== v39 ==
Design TCAM_TOP, start of the top module:
module TCAM_TOP (
        input                   CLK
       ,input                   RESET
       ,input                   SEARCH
       ,input                   SETTING
       ,input   [DATA_BITS-1:0] KEY
       ,input   [IDWID-1:0]     SETTING_ID
       ,input   [MASKWID-1:0]   SETTING_MASKID
       ,input   [IDWID-1:0]     SETTING_PRIORITY
       ,output  [IDWID-1:0]     RULEID
       ,output                  SETTING_COMPLETE
       ,output                  SEARCH_COMPLETE
       ,output                  MISMATCH
       ,input                     DDR3_AVL_INIT
       ,input   [SDRAM_DATA-1:0]  DDR3_AVL_READDATA
       ,input                     DDR3_AVL_WAITREQUEST
       ,input                     DDR3_AVL_READDATAVALID
       ,output                    DDR3_AVL_READ
       ,output                    DDR3_AVL_WRITE
       ,output  [SDRAM_ADDR-1:0]  DDR3_AVL_ADDRESS
       ,output  [SDRAM_DATA-1:0]  DDR3_AVL_WRITEDATA
       ,output                    DDR3_AVL_BURSTCOUNT
       ,output                    DDR3_AVL_INITCOMPLETE
	);
For scale: about 740 I/O pins, about 0.10 sq mm of cells after synthesis.
Settings: LEC_CHECK=0, CAP_MARGIN=20, CORE_MARGIN=2, CORE_UTILIZATION=72, CTS_CLUSTER_SIZE=70, PLACE_DENSITY_LB_ADDON=0.0, SETUP_SLACK_MARGIN=1.42, SLEW_MARGIN=20; clock period 5.35 ns.
run.sh (not shown) runs the stock make flow with config.mk's settings and CLKGATE_MAP_FILE=.
v39 finished every stage and its layout cleared the timing, DRC and antenna checks.
Changes in v44 relative to v39:
- swapping 1.42 for 1.05 in SETUP_SLACK_MARGIN
- swapping 72 for 66 in CORE_UTILIZATION
- clearing PLACE_DENSITY_LB_ADDON, which used to be 0.0
- clearing CTS_CLUSTER_SIZE, which used to be 70
- swapping 5.35 for 4.21 in the clock period (ns, I/O delays scaled along)
--- outcome ---
v39 → v44: tap cell count has increased, clock power has increased, share of power burned in registers has increased.
For v29, these inputs were changed with respect to v44:
- SETUP_SLACK_MARGIN now 0.73, was 1.05
- CORE_UTILIZATION now 70, was 66
- the clock period (ns, I/O delays scaled along) now 3.12, was 4.21
### Flow results
- The flow did not stop early for v29: all stages ran, and the layout cleared the timing, DRC and antenna checks.
- Run comparison: v44 critical-path cell with the highest stage delay clkdlybuf4s50_1; v29 critical-path cell with the highest stage delay dfrtp_2
- Ratio of final minimum period to clock period, v29 and v44: higher on v29
- Compared with v44, v29 ends up with more cell area.
- v29 has number of detailed-route iterations in the first pass above what v44 had.
- Compared to v44, v29 has number of antenna repair diodes 1 lower.
Here is what was changed in the inputs of v16 compared with v29.
- changing SETUP_SLACK_MARGIN from 0.73 to 0.91
- setting CTS_CLUSTER_DIAMETER to 55 for the first time
- setting PLACE_DENSITY_LB_ADDON to 0.08 for the first time
- changing CAP_MARGIN from 20 to 35
- setting CTS_CLUSTER_SIZE to 17 for the first time
- changing CORE_UTILIZATION from 70 to 72
--- outcome ---
- Every run (v29 and v16) finished clean.
- input port to flip-flop as the class of the tightest hold or removal check was reported by v29, and input port to asynchronous set/reset pin by v16.
- Between v29 and v16, the flow reports area of the die decreasing by a few percent.
- [v16] design area fell about 3.6% relative to v29
- On routed length per instance, v29 and v16 are neck and neck.
- [compare] base=v29 new=v16: wire length shrank by 2.7%; flip-flop and latch share of the layout cell area rose by 2.3 points.
- Cmp v16 vs v29: number of H-tree levels lower in v16
- [compare] base=v29 new=v16: combinational share of power picked up an extra 0.3 points, portion of total power attributed to the clock network lost 7.1 points.
- Sort v29 and v16 by delay of the slowest critical-path stage asc -> top: v16
> inputs changed (v16 -> v17)
- PLACE_DENSITY_LB_ADDON removed (was 0.08)
- CTS_CLUSTER_DIAMETER removed (was 55)
- CAP_MARGIN changed from 35 to 20
- Between v16 and v17, the flow reports number of nets in the finished design increasing slightly.
- Reported for v17 and v16, buffering stage count on the worst path with inverters included turned out identical to the last digit.
- Where fmax is concerned, v16 is better than v17.
- Maximum number of pins on one net before global-route repair of v17 exceeds that of v16 by more than 10%.

== run A ==
Starting RTL as in the previous note.
==> flow/config.mk <==
export PLATFORM = sky130hd
export DESIGN_NAME = TCAM_TOP
export DESIGN_NICKNAME = TCAM_TOP
export VERILOG_FILES = /design/flow/design.v
export SDC_FILE = /design/flow/constraint.sdc
export NUM_CORES = 4
export LEC_CHECK = 0
export CAP_MARGIN = 20
export CORE_MARGIN = 2
export CORE_UTILIZATION = 70
export SETUP_SLACK_MARGIN = 1.42
export SLEW_MARGIN = 20
==> flow/constraint.sdc <==
create_clock -name core_clock -period 5.35 [get_ports {CLK}]
set_input_delay 1.0700 -clock core_clock [delete_from_list [all_inputs] [get_ports {CLK}]]
set_output_delay 1.0700 -clock core_clock [all_outputs]
set_load 0.01 [all_outputs]
Changes in run B relative to run A:
# run A
export LEC_CHECK = 0
export CAP_MARGIN = 20
export CORE_MARGIN = 2
export CORE_UTILIZATION = 70
export SETUP_SLACK_MARGIN = 1.42
export SLEW_MARGIN = 20
create_clock -name core_clock -period 5.35 [get_ports {CLK}]
# run B
export LEC_CHECK = 0
export CAP_MARGIN = 20
export CORE_MARGIN = 2
export CORE_UTILIZATION = 66
export SETUP_SLACK_MARGIN = 1.05
export SLEW_MARGIN = 20
create_clock -name core_clock -period 4.06 [get_ports {CLK}]
[summary]
Summary: with run A as the reference, die area in run B moved up by a few percent.
Final critical-path share of the clock period: run B vs run A up 3.1 points
From run A to run B the numbers moved as follows: wire length per cell now smaller, met1 track demand over resource saw a decrease.
Against run A, run B comes in about 1.9% lower on clock buffer count in the final layout.
In the reports for run A and run B, the smaller number of DRC markers in iteration 0 belongs to run A.
Run B vs run A: share of total power in the clock network up in run B
Status: logic area parity (run B, run A)
Least setup slack across all paths after layout ended up 0.52 ns lower on run B than on run A.
### run B -> run C
# run B
export LEC_CHECK = 0
export CAP_MARGIN = 20
export CORE_MARGIN = 2
export CORE_UTILIZATION = 66
export SETUP_SLACK_MARGIN = 1.05
export SLEW_MARGIN = 20
create_clock -name core_clock -period 4.06 [get_ports {CLK}]
# run C
export LEC_CHECK = 0
export CAP_MARGIN = 20
export CORE_MARGIN = 2
export CORE_UTILIZATION = 40
export SETUP_SLACK_MARGIN = 0.73
export SLEW_MARGIN = 20
create_clock -name core_clock -period 5.62 [get_ports {CLK}]
==> results <==
Run C does worse than run B on routed wire length.
Between run C and run B, the difference in met3 track demand over resource in global routing is negligible.
Clock skew deteriorates in run C relative to run B.
Share of the cycle needed by the critical path after routing (higher): run B
Run B consumes more power than run C.
In run C the path depth of the worst reg2reg path turned out 1 lower than in run B.
Run C vs run B on number of clock-tree buffers in the layout: run C is the higher one.
### run C -> run D
# run C
export LEC_CHECK = 0
export CAP_MARGIN = 20
export CORE_MARGIN = 2
export CORE_UTILIZATION = 40
export SETUP_SLACK_MARGIN = 0.73
export SLEW_MARGIN = 20
create_clock -name core_clock -period 5.62 [get_ports {CLK}]
# run D
export LEC_CHECK = 0
export CAP_MARGIN = 20
export CORE_MARGIN = 2
export CORE_UTILIZATION = 70
export SETUP_SLACK_MARGIN = 0.72
export SLEW_MARGIN = 20
create_clock -name core_clock -period 3.12 [get_ports {CLK}]
Results
- Run C → run D: count of plain and timing-repair buffers in the layout went up by 151; sequential fraction of total cell area went up by 0.61 points; combinational power went up by 94%.

Starting RTL as in the previous note.
export LEC_CHECK = 0
export ABC_AREA = 0
export CAP_MARGIN = 20
export CORE_ASPECT_RATIO = 0.6
export CORE_MARGIN = 9
export CORE_UTILIZATION = 40
export CTS_CLUSTER_SIZE = 99
export MAX_ROUTING_LAYER = met5
export MIN_ROUTING_LAYER = met2
export SLEW_MARGIN = 10
create_clock -name core_clock -period 10.0 [get_ports {CLK}]
Change:
Settings changed: ABC_AREA 0 to default, CORE_ASPECT_RATIO 0.6 to default, CORE_MARGIN 9 to 2, CTS_CLUSTER_SIZE 99 to default, MAX_ROUTING_LAYER met5 to default, MIN_ROUTING_LAYER met2 to default, SLEW_MARGIN 10 to 20.
Clock period 10.0 ns to 5.62 ns, I/O delays scaled along.
Effect: The changed run passed the timing, DRC and antenna checks; synthesized cell count does not change; power climbs by well over a third; area after synthesis stays the same; utilization grows by 0.20 points; clock-buffer cell count grows by 110.
Change:
Settings changed: CORE_UTILIZATION 40 to 58.
Clock period 5.62 ns to 9.77 ns, I/O delays scaled along.
The changed run ran to the end with no violations.
Power falls by 44%.
Die size falls by 31%.
Wire length falls by 6.2%.
Change:
Settings changed: CORE_UTILIZATION 58 to 67, CTS_CLUSTER_DIAMETER from default to 204.
Clock period 9.77 ns to 6.75 ns, I/O delays scaled along.
Sequential power goes up by well over a third. Core utilization goes up by 10 points. Routed wire length stays flat. Synthesized area is unchanged. Die area goes down by roughly a tenth. Cell count shrinks by a few percent. Setup slack got worse by 1.6 ns.
Change:
Settings changed: CORE_UTILIZATION 67 to 38, CTS_CLUSTER_DIAMETER 204 to default.
Clock period 6.75 ns to 14.1 ns, I/O delays scaled along.
The new run completed with no timing, DRC or antenna violations.
Sequential cell count is unchanged.
Global-route usage shrinks by 12 points.
Non-clock buffer count came out lower by 8.
Power came out lower by 51%.
Count of clock-buffer cells in the layout rises by 7.
Cell count climbs by 16%.
Via count drops by 2.0%.
Utilization is lower by 34 points.
Hold slack got worse by 0.017 ns.
Worst setup slack gains 4.4 ns.
Sequential share of layout area went down by 1.4 points.

## P
Starting RTL as in the previous note.
clock: 4.66 ns
lec_check: 0
abc_area: 1
cap_margin: 20
cell_pad_in_sites_detail_placement: 2
core_margin: 10
core_utilization: 65
cts_cluster_diameter: 307
cts_cluster_size: 48
gpl_routability_driven: 1
max_routing_layer: met5
place_density_lb_addon: 0.24
setup_slack_margin: 0.1
slew_margin: 20
P: it failed with a tool error in detailed placement (3_5_place_dp), so there are no final results.
Edits applied to the flow inputs when going from P to Q:
Settings: CELL_PAD_IN_SITES_DETAIL_PLACEMENT removed (was 2); MAX_ROUTING_LAYER removed (was met5); ABC_AREA removed (was 1); SETUP_SLACK_MARGIN removed (was 0.1); CORE_MARGIN changed from 10 to 2; PLACE_DENSITY_LB_ADDON removed (was 0.24); GPL_ROUTABILITY_DRIVEN removed (was 1); CORE_UTILIZATION changed from 65 to 40; CTS_CLUSTER_SIZE removed (was 48); CTS_CLUSTER_DIAMETER removed (was 307); the clock period (ns, I/O delays scaled along) changed from 4.66 to 10.0.
Findings:
The flow did not stop early for Q: all stages ran, and the layout cleared the timing, DRC and antenna checks.
Compared with P, in Q distinct cell type count after synthesis picked up an extra 8; yosys synthesis chip area picked up an extra about 1%; netlist area before placement picked up an extra 1100 um^2; die size picked up an extra 89000 um^2.
Relative to Q, the following input files were edited for R:
Settings: SETUP_SLACK_MARGIN: unset -> 2.06; ABC_AREA: unset -> 1; CTS_CLUSTER_SIZE: unset -> 37.
The flow did not stop early for R: all stages ran, and the layout cleared the timing, DRC and antenna checks.
Looking at termination of the worst setup path, the SETTING_COMPLETE result is from R; the DDR3_AVL_READ one comes from Q.
Taking Q as the reference, in R number of cells on the critical path now sits higher, number of signal-net inverters in the final layout now sits higher, met3 routing resource usage after global routing now sits lower.
As of R, area of the core region had fallen slightly compared to Q.
In the reports for R and Q, the smaller cell area belongs to R.
Changes in S relative to R:
Settings: CTS_CLUSTER_SIZE no longer set, was 37; CORE_UTILIZATION now 63, was 40; ABC_AREA no longer set, was 1; SETUP_SLACK_MARGIN no longer set, was 2.06; the clock period (ns, I/O delays scaled along) now 5.62, was 10.0.
S reports a lower wire length than R does.
Sequential share of layout area: S > R
Register-to-register slack: S vs R down 3.91 ns
The number of rows in the core area in S is 0.801 times that in R.
R was routed with more vias than S.
When S is set beside R, its setup slack turns out to be 2.51 ns smaller.
Here is what was changed in the inputs of T compared with S.
Settings: swapping 63 for 40 in CORE_UTILIZATION; swapping 5.62 for 9.09 in the clock period (ns, I/O delays scaled along).
[summary]
Number of cells traversed by the worst register-to-register path: T vs S down 2
S has higher sequential share of power than T.
T vs. S: wire length of the first global-routing pass up 6.2%, power lower, final worst-path setup slack grew by 2.13 ns, part of the power in combinational logic barely changed.
Power is estimated from default activity; no workload was simulated.
